==> 05-08 <==
// mips_core
module mips_core (
	input         clk,
	input         rst,           
	output [31:0] imem_addr,     
	input  [31:0] imem_rdata,    
	output [31:0] dmem_addr,     
	output [31:0] dmem_wdata,    
	output        dmem_we,       
	input  [31:0] dmem_rdata,    
	output        halt           
);
clock: 5.82 ns
lec_check: 0
cap_margin: 20
core_margin: 2
core_utilization: 70
cts_cluster_size: 18
slew_margin: 20
run.sh (not shown) runs the stock make flow with config.mk's settings and CLKGATE_MAP_FILE=.
==> 02-26: changes against 05-08 <==
Settings changed: ABC_AREA set to 1, CELL_PAD_IN_SITES_GLOBAL_PLACEMENT set to 2, CORE_ASPECT_RATIO set to 1.25, CORE_MARGIN 2 to 6, CORE_UTILIZATION 70 to 40, CTS_CLUSTER_SIZE 18 to unset, GPL_TIMING_DRIVEN set to 0, MAX_ROUTING_LAYER set to met4.
==> flow/constraint.sdc (replaced) <==
create_clock -name core_clock -period 10.0 [get_ports {clk}]
set_input_delay 2.0000 -clock core_clock [delete_from_list [all_inputs] [get_ports {clk}]]
set_output_delay 2.0000 -clock core_clock [all_outputs]
set_load 0.01 [all_outputs]
==> 06-20: changes against 05-08 <==
Settings changed: CORE_UTILIZATION 70 to 58, CTS_CLUSTER_SIZE 18 to unset.
==> flow/constraint.sdc (replaced) <==
create_clock -name core_clock -period 5.06 [get_ports {clk}]
set_input_delay 1.0120 -clock core_clock [delete_from_list [all_inputs] [get_ports {clk}]]
set_output_delay 1.0120 -clock core_clock [all_outputs]
set_load 0.01 [all_outputs]
==> comparison table <==
quantity	05-08	06-20	02-26
Horizontal die dimension	320 microns	351 microns	392 microns
Int Power	-	23.4 mW	10.7 mW
Power in combinational cells	-	8.59 mW	3.76 mW
Cell with the most instances after synthesis	sky130_fd_sc_hd__edfxtp_1	sky130_fd_sc_hd__edfxtp_1	sky130_fd_sc_hd__nor2_1
NumNets Final	-	5599	8264
Via/cell ratio	-	6.94	6.88
CP Depth	-	27	29
Net count entering floorplan	4679	4679	7839
Worst R2R Path Depth	-	27	29
Clock slew seen by the registers of the worst setup and hold paths	-	0.06 ns	0.06 ns
Critical path startpoint	-	EXE_MEM.writeRegReg.wordOut[4]	MEM_WB.writeRegReg.wordOut[2]
Non-clock inverter instance count of the final layout	-	151	356
Total met3 wirelength after detailed routing	-	27.0 mm	63.0 mm
Final count of hold timing violations	-	0	0
Setup total negative slack	-	-52.52 ns	0 ns
Result of the run	did not finish	failed layout checks	no timing/DRC/antenna violations
Stage where the flow stopped	5_1_grt	-	-
Layout check failures	-	negative setup slack	-
Number of buffers outside the clock class in the layout	-	1076	838
Flop count	-	1402	1402

========
==> run P: inputs <==
Starting RTL as in the previous note.
## mips_core
module mips_core (
	input         clk,
	input         rst,           
	output [31:0] imem_addr,     
	input  [31:0] imem_rdata,    
	output [31:0] dmem_addr,     
	output [31:0] dmem_wdata,    
	output        dmem_we,       
	input  [31:0] dmem_rdata,    
	output        halt           
);
clock: 7.11 ns
lec_check: 0
abc_area: 0
cap_margin: 10
cell_pad_in_sites_detail_placement: 2
cell_pad_in_sites_global_placement: 2
core_aspect_ratio: 1.64
core_margin: 10
core_utilization: 57
cts_cluster_diameter: 311
cts_cluster_size: 34
gpl_routability_driven: 0
gpl_timing_driven: 1
hold_slack_margin: -0.01
place_density_lb_addon: 0.15
slew_margin: 35
==> run A (differences from run P) <==
ABC_AREA = default   (was 0)
CAP_MARGIN = 20   (was 10)
CELL_PAD_IN_SITES_DETAIL_PLACEMENT = default   (was 2)
CELL_PAD_IN_SITES_GLOBAL_PLACEMENT = default   (was 2)
CORE_ASPECT_RATIO = default   (was 1.64)
CORE_MARGIN = 2   (was 10)
CORE_UTILIZATION = 29   (was 57)
CTS_CLUSTER_DIAMETER = default   (was 311)
CTS_CLUSTER_SIZE = default   (was 34)
GPL_ROUTABILITY_DRIVEN = default   (was 0)
GPL_TIMING_DRIVEN = default   (was 1)
HOLD_SLACK_MARGIN = default   (was -0.01)
PLACE_DENSITY_LB_ADDON = default   (was 0.15)
SLEW_MARGIN = 20   (was 35)
==> flow/constraint.sdc (replaced) <==
create_clock -name core_clock -period 13.4 [get_ports {clk}]
set_input_delay 2.6800 -clock core_clock [delete_from_list [all_inputs] [get_ports {clk}]]
set_output_delay 2.6800 -clock core_clock [all_outputs]
set_load 0.01 [all_outputs]
==> results.txt <==
Notes on the physical implementation.

- The horizontal die dimension reported for this design is 495.4 um.
- Entering global routing, the biggest net connects 157 pins.
- The leakage power figure is 28.21 nW, for reference.
- Per the synth stats, the proportion of register bits with asynchronous set or reset is a little over a quarter.
- The minimum setup slack among reg-to-reg paths is 4650 ps, for reference.
- The depth of the worst register-to-register path is 20, for reference.
- The data arrival at the endpoint of the critical path is 9410 ps, for reference.
- Summed over all nets, the half-perimeter wirelength after detailed placement is about 150 mm.
- The fill cell total of the finished layout is 22880, for reference.
- In the final routed layout, each cell accounts on average for around 31 um.
- The core region is 240300 um^2.
- The run finished with no timing, DRC or antenna violations.
- After clock tree synthesis, the clock-pin slew on the worst setup and hold paths is 60 ps.
- The switching component of the power was reported as between 3 and 4 mW.
- The floorplan utilization is 29.14%, for reference.
- The tally of buffers added on design ports is about 160, for reference.
- After floorplanning, the die was sized to cover approximately 250000 um^2.
- Looking at area per cell type in the netlist, the leader is sky130_fd_sc_hd__edfxtp_1.
(the above is from run A)
==> results.txt <==
Notes on the flow run.

- The die outline width is approximately 290 um, for reference.
- Synthesis produced a netlist whose cell count is 4479.
- The async set-reset flop share out of synthesis is 26.96%, for reference.
- In this run the tool buffered the top-level ports with between 150 and 200 buffer cells.
- Among the non-sequential cells, multiplexers take the most area.
- The share of the yosys chip area belonging to registers is 57.43%, for reference.
- The floorplan utilization is 57.44%, for reference.
- A synthesized cell averages 15.63 um^2.
- The run stopped with a tool error.
- The standard cell core area is 121900 um^2, for reference.
- The total die area is between 100000 and 150000 um^2, for reference.
- The biggest area consumer among synthesized cells is sky130_fd_sc_hd__edfxtp_1, for reference.
- The last stage the flow got to is detailed placement (3_5_place_dp), for reference.
- According to the floorplan report, the die height is 468.8 um.
- The cell area that synthesis handed to floorplanning was 70010 um^2.
- The tool reported: "[ERROR DPL-0033] detailed placement checks failed during check placement".
(the above is from run P)

========
==> 12-27 <==
mips_core again, from the RTL that the note above started with.
==> flow/config.mk <==
export PLATFORM = sky130hd
export DESIGN_NAME = mips_core
export DESIGN_NICKNAME = mips_core
export VERILOG_FILES = /design/flow/design.v
export SDC_FILE = /design/flow/constraint.sdc
export NUM_CORES = 4
export LEC_CHECK = 0
export ABC_AREA = 1
export CAP_MARGIN = 20
export CELL_PAD_IN_SITES_DETAIL_PLACEMENT = 2
export CELL_PAD_IN_SITES_GLOBAL_PLACEMENT = 2
export CORE_ASPECT_RATIO = 0.7
export CORE_MARGIN = 6
export CORE_UTILIZATION = 63
export GPL_ROUTABILITY_DRIVEN = 0
export GPL_TIMING_DRIVEN = 0
export MAX_ROUTING_LAYER = met5
export SETUP_SLACK_MARGIN = -0.01
export SLEW_MARGIN = 20
==> flow/constraint.sdc <==
create_clock -name core_clock -period 10.0 [get_ports {clk}]
set_input_delay 2.0000 -clock core_clock [delete_from_list [all_inputs] [get_ports {clk}]]
set_output_delay 2.0000 -clock core_clock [all_outputs]
set_load 0.01 [all_outputs]
==> 01-15: changes against 12-27 <==
Settings changed: ABC_AREA 1 to unset, CELL_PAD_IN_SITES_DETAIL_PLACEMENT 2 to unset, CELL_PAD_IN_SITES_GLOBAL_PLACEMENT 2 to unset, CORE_ASPECT_RATIO 0.7 to unset, CORE_MARGIN 6 to 2, CORE_UTILIZATION 63 to 65, GPL_ROUTABILITY_DRIVEN 0 to unset, GPL_TIMING_DRIVEN 0 to unset, MAX_ROUTING_LAYER met5 to unset, SETUP_SLACK_MARGIN -0.01 to unset.
==> flow/constraint.sdc (replaced) <==
create_clock -name core_clock -period 10.5 [get_ports {clk}]
set_input_delay 2.1000 -clock core_clock [delete_from_list [all_inputs] [get_ports {clk}]]
set_output_delay 2.1000 -clock core_clock [all_outputs]
set_load 0.01 [all_outputs]
==> qor summary <==
Number of cells in Yosys stat: 01-15 4479; 12-27 7639
Yosys Chip Area: 01-15 0.0700 mm²; 12-27 0.0722 mm²
Fp util: 01-15 0.655; 12-27 0.638
Total standard cell area after synthesis: 01-15 0.0700 mm²; 12-27 0.0722 mm²
Core footprint: 01-15 0.107 mm²; 12-27 0.113 mm²
Number of nets in the synthesized netlist: 01-15 4679; 12-27 7839
Fraction of post-synthesis cell area in the top cell type by area: 01-15 0.439; 12-27 0.426
Warning count from the yosys run: 01-15 8; 12-27 8
AND-OR/OR-AND share of the synthesized area: 01-15 0.0626; 12-27 0.178
Mean instance size in the synthesized netlist: 01-15 15.6 µm²; 12-27 9.45 µm²
Area share of xor/xnor cells in the synthesized design: 01-15 0.0109; 12-27 0.00862
Full die area: 01-15 0.110 mm²; 12-27 0.123 mm²
Floorplan die width: 01-15 332 µm; 12-27 416 µm
Synth Seq Share: 01-15 0.574; 12-27 0.557
Instance count of the mapped netlist: 01-15 4479; 12-27 7639
Number of enable flip-flop cells: 01-15 1024; 12-27 1024
Outcome: 01-15 no timing/DRC/antenna violations; 12-27 did not finish
Failing step: 01-15 -; 12-27 3_1_place_gp_skip_io
Dominant cell by count in the synthesized netlist: 01-15 edfxtp_1; 12-27 nor2_1
Num rows: 01-15 120; 12-27 103
Post-synth mux share: 01-15 0.243; 12-27 0.00499
Synthesized-area fraction occupied by adder cells: 01-15 0.0243; 12-27 0.0235
Die height: 01-15 332 µm; 12-27 295 µm
Netlist cell types: 01-15 93; 12-27 59
Simple-gate area share of the yosys netlist: 01-15 0.0599; 12-27 0.177

========
==> v2: inputs <==
Starting RTL as in the previous note.
// mips_core
module mips_core (
	input         clk,
	input         rst,           
	output [31:0] imem_addr,     
	input  [31:0] imem_rdata,    
	output [31:0] dmem_addr,     
	output [31:0] dmem_wdata,    
	output        dmem_we,       
	input  [31:0] dmem_rdata,    
	output        halt           
);
	wire pipeReset = rst;
	wire pipeWrite = 1'b1;
	wire syscall_D, syscall_E, syscall_M, syscall_W;
	wire [31:0] pcValue, pcNext;
	wire [31:0] pcPlus4_F, pcPlus4_D, pcPlus4_E;
	wire [31:0] pcOffsetNextInst_E;
	wire pcSrc;
	wire [31:0] instruction, instruction_D;
	wire [5:0] instrOpCode, instrFunct;
	wire [15:0] instrImm;
	wire [4:0] instrRs, instrRs_E;
	wire [4:0] instrRt, instrRt_E;
	wire [4:0] instrRd, instrRd_E;
	wire [4:0] instrShamt;
	wire [31:0] imm32_D, imm32_E;
	wire [31:0] regData1, regData1_E;
	wire [31:0] regData2, regData2_E, regData2_M;
	wire [31:0] writeData;
	wire [4:0] readReg1, readReg2;
	wire [4:0] writeReg_E, writeReg_M, writeReg;
	wire regWrite_D, regWrite_E, regWrite_M, regWrite;
	wire [31:0] aluOprd1, aluOprd2_FWD, aluOprd2;
	wire [4:0] aluShamt;
	wire [3:0] aluOp_D, aluOp;
	wire [31:0] aluResult, aluResult_M, aluResult_W;
	wire aluZero;
	wire [31:0] memDataOut, memDataOut_W;
	wire memWrite_D, memRead_D, loadFullWord_D, loadSigned_D;
	wire memWrite_E, memRead_E, loadFullWord_E, loadSigned_E;
	wire memWrite_M, memRead_M, loadFullWord_M, loadSigned_M;
	wire branch_D, aluSrc_D, regDst_D;
	wire branch_E, aluSrc_E, regDst_E;
	wire memToReg_D, memToReg_E, memToReg_M, memToReg_W;
	wire shift_D, shift_E;
	wire [1:0] fwdA, fwdB;
	assign pcPlus4_F = pcValue + 4;
	assign pcOffsetNextInst_E = pcPlus4_E + (imm32_E << 2);
	assign pcSrc = branch_E & aluZero;
	assign pcNext = pcSrc ? pcOffsetNextInst_E : pcPlus4_F;
	assign imem_addr = pcValue;
	assign instruction = imem_rdata;
	assign instrOpCode = instruction_D[31:26];
	assign instrRs = instruction_D[25:21];
	assign instrRt = instruction_D[20:16];
	assign instrRd = instruction_D[15:11];
	assign instrFunct = instruction_D[5:0];
	assign instrShamt = instruction_D[10:6];
	assign instrImm = instruction_D[15:0];
	assign syscall_D = (instruction_D == 32'h0000000c);
	SignExtender offsetSignExtender (imm32_D, instrImm, 1'b0);
	assign readReg1 = instrRs;
	assign readReg2 = instrRt;
	assign aluOprd2 = aluSrc_E ? imm32_E : aluOprd2_FWD;
  ...
Settings: LEC_CHECK=0, CAP_MARGIN=20, CORE_MARGIN=2, CORE_UTILIZATION=72, CTS_CLUSTER_DIAMETER=392, PLACE_DENSITY=0.41, SLEW_MARGIN=20, TNS_END_PERCENT=10; clock period 7.2 ns.
==> v17: changes against v2 <==
==> flow/config.mk (replaced) <==
export PLATFORM = sky130hd
export DESIGN_NAME = mips_core
export DESIGN_NICKNAME = mips_core
export VERILOG_FILES = /design/flow/design.v
export SDC_FILE = /design/flow/constraint.sdc
export NUM_CORES = 4
export LEC_CHECK = 0
export CAP_MARGIN = 5
export CORE_MARGIN = 2
export CORE_UTILIZATION = 72
export CTS_CLUSTER_DIAMETER = 97
export CTS_CLUSTER_SIZE = 41
export PLACE_DENSITY = 0.65
export SETUP_SLACK_MARGIN = 0.73
export SLEW_MARGIN = 20
==> flow/constraint.sdc (replaced) <==
create_clock -name core_clock -period 3.74 [get_ports {clk}]
set_input_delay 0.7480 -clock core_clock [delete_from_list [all_inputs] [get_ports {clk}]]
set_output_delay 0.7480 -clock core_clock [all_outputs]
set_load 0.01 [all_outputs]
==> v28: changes against v2 <==
--- a/flow/config.mk
+++ b/flow/config.mk
@@ -8,7 +8,4 @@
 export CAP_MARGIN = 20
 export CORE_MARGIN = 2
-export CORE_UTILIZATION = 72
-export CTS_CLUSTER_DIAMETER = 392
-export PLACE_DENSITY = 0.41
+export CORE_UTILIZATION = 40
 export SLEW_MARGIN = 20
-export TNS_END_PERCENT = 10
==> flow/constraint.sdc (replaced) <==
create_clock -name core_clock -period 7.1 [get_ports {clk}]
set_input_delay 1.4200 -clock core_clock [delete_from_list [all_inputs] [get_ports {clk}]]
set_output_delay 1.4200 -clock core_clock [all_outputs]
set_load 0.01 [all_outputs]
==> deck_impl_summary.md <==
Physical Implementation Snapshot

Outcome
  – Step where the flow halted: global routing (5_1_grt)
  – Status: did not finish
  – Log Error: [ERROR GRT-0116] Global routing finished with congestion. Check the congestion regions in the DRC Viewer.

Clock network
  – CTS Sinks: ~1,400
(the above is from v2)
==> deck_impl_summary.md <==
Synthesis and Place & Route Summary

Outcome
  – Status: complete, no violations

Clock network
  – PostCTS Resize Cnt: 7
  – CTS Sinks: 1,402

Synthesis
  – Count leader, synth: edfxtp_1
  – EDFF count, synth: 1,024
  – Yosys reg bits: 1,402

Die
  – I/O pin count: 164
(the above is from v28)
==> deck_impl_summary.md <==
Physical Implementation Snapshot

Synthesis
  – Xor/xnor share: 1.09%
  – Yosys Instances: 4,479
  – Mapped Nets: 4,679
  – Async S/R FF share, synth: around 27%

Placement
  – Pre-CTS setup slack: -3.75 ns

Outcome
  – Log Error: [ERROR DPL-0033] detailed placement checks failed during check placement.
  – Step where the flow halted: clock tree synthesis (4_1_cts)
  – Status: did not finish

Die
  – I/O pin count: 164
(the above is from v17)

========
==> 03-09 <==
Starting RTL as in the previous note.
==> flow/config.mk <==
export PLATFORM = sky130hd
export DESIGN_NAME = mips_core
export DESIGN_NICKNAME = mips_core
export VERILOG_FILES = /design/flow/design.v
export SDC_FILE = /design/flow/constraint.sdc
export NUM_CORES = 4
export LEC_CHECK = 0
export ABC_AREA = 0
export CAP_MARGIN = 30
export CELL_PAD_IN_SITES_GLOBAL_PLACEMENT = 0
export CORE_MARGIN = 7
export CORE_UTILIZATION = 70
export CTS_CLUSTER_DIAMETER = 33
export GPL_TIMING_DRIVEN = 0
export MIN_ROUTING_LAYER = met2
export SETUP_SLACK_MARGIN = 1.5
export SLEW_MARGIN = 20
==> flow/constraint.sdc <==
create_clock -name core_clock -period 13.3 [get_ports {clk}]
set_input_delay 2.6600 -clock core_clock [delete_from_list [all_inputs] [get_ports {clk}]]
set_output_delay 2.6600 -clock core_clock [all_outputs]
set_load 0.01 [all_outputs]
==> 03-05 (differences from 03-09) <==
Settings changed: ABC_AREA 0 to not set, CAP_MARGIN 30 to 5, CELL_PAD_IN_SITES_GLOBAL_PLACEMENT 0 to not set, CORE_MARGIN 7 to 2, CORE_UTILIZATION 70 to 72, CTS_CLUSTER_DIAMETER 33 to 98, CTS_CLUSTER_SIZE set to 41, GPL_TIMING_DRIVEN 0 to not set, MIN_ROUTING_LAYER met2 to not set, PLACE_DENSITY set to 0.65, SETUP_SLACK_MARGIN 1.5 to 0.73.
==> flow/constraint.sdc (replaced) <==
create_clock -name core_clock -period 3.74 [get_ports {clk}]
set_input_delay 0.7480 -clock core_clock [delete_from_list [all_inputs] [get_ports {clk}]]
set_output_delay 0.7480 -clock core_clock [all_outputs]
set_load 0.01 [all_outputs]
==> comparison table <==
metric	03-05	03-09
Num rows	114	115
GP Congestion	1.184	1.249
Die ar.	0.09975 mm²	0.1091 mm²
Number of buffers added on ports	163	163
Area of the synthesized netlist per yosys stat	0.07001 mm²	0.07001 mm²
Area fraction in xor and xnor cells	1.088%	1.088%
Number of synthesized flops with an enable pin	1024	1024
Vertical extent of the die	315.8 µm	330.3 µm
Worst setup slack after placement	-3.746 ns	3.213 ns
Yosys cell count	4479	4479
Seq/Total Area, Yosys	57.43%	57.43%
Area of the mapped netlist	0.07001 mm²	0.07001 mm²
Area of the core region	0.09657 mm²	0.09871 mm²
Horizontal die dimension	315.8 µm	330.3 µm
Adder-cell share of the synthesized area	2.427%	2.427%
Fraction of synthesis flops using an asynchronous set or reset pin	26.96%	26.96%
Max-area cell share	43.92%	43.92%
Most used flip-flop cell after synthesis	sky130_fd_sc_hd__edfxtp_1	sky130_fd_sc_hd__edfxtp_1
Cell area after placement	0.08096 mm²	0.07578 mm²
Placed Instances	6622	6051
Placed wire-length estimate	225.3 mm	235.9 mm
Mapped Cells	4479	4479
Core Util at FP	72.50%	70.93%
Multiplexer share	24.26%	24.26%
Result of the run	aborted with a tool error	aborted with a tool error
Failing step	clock tree synthesis (4_1_cts)	global routing (5_1_grt)
No activity file was given, so power comes from the tool's default toggle rates.
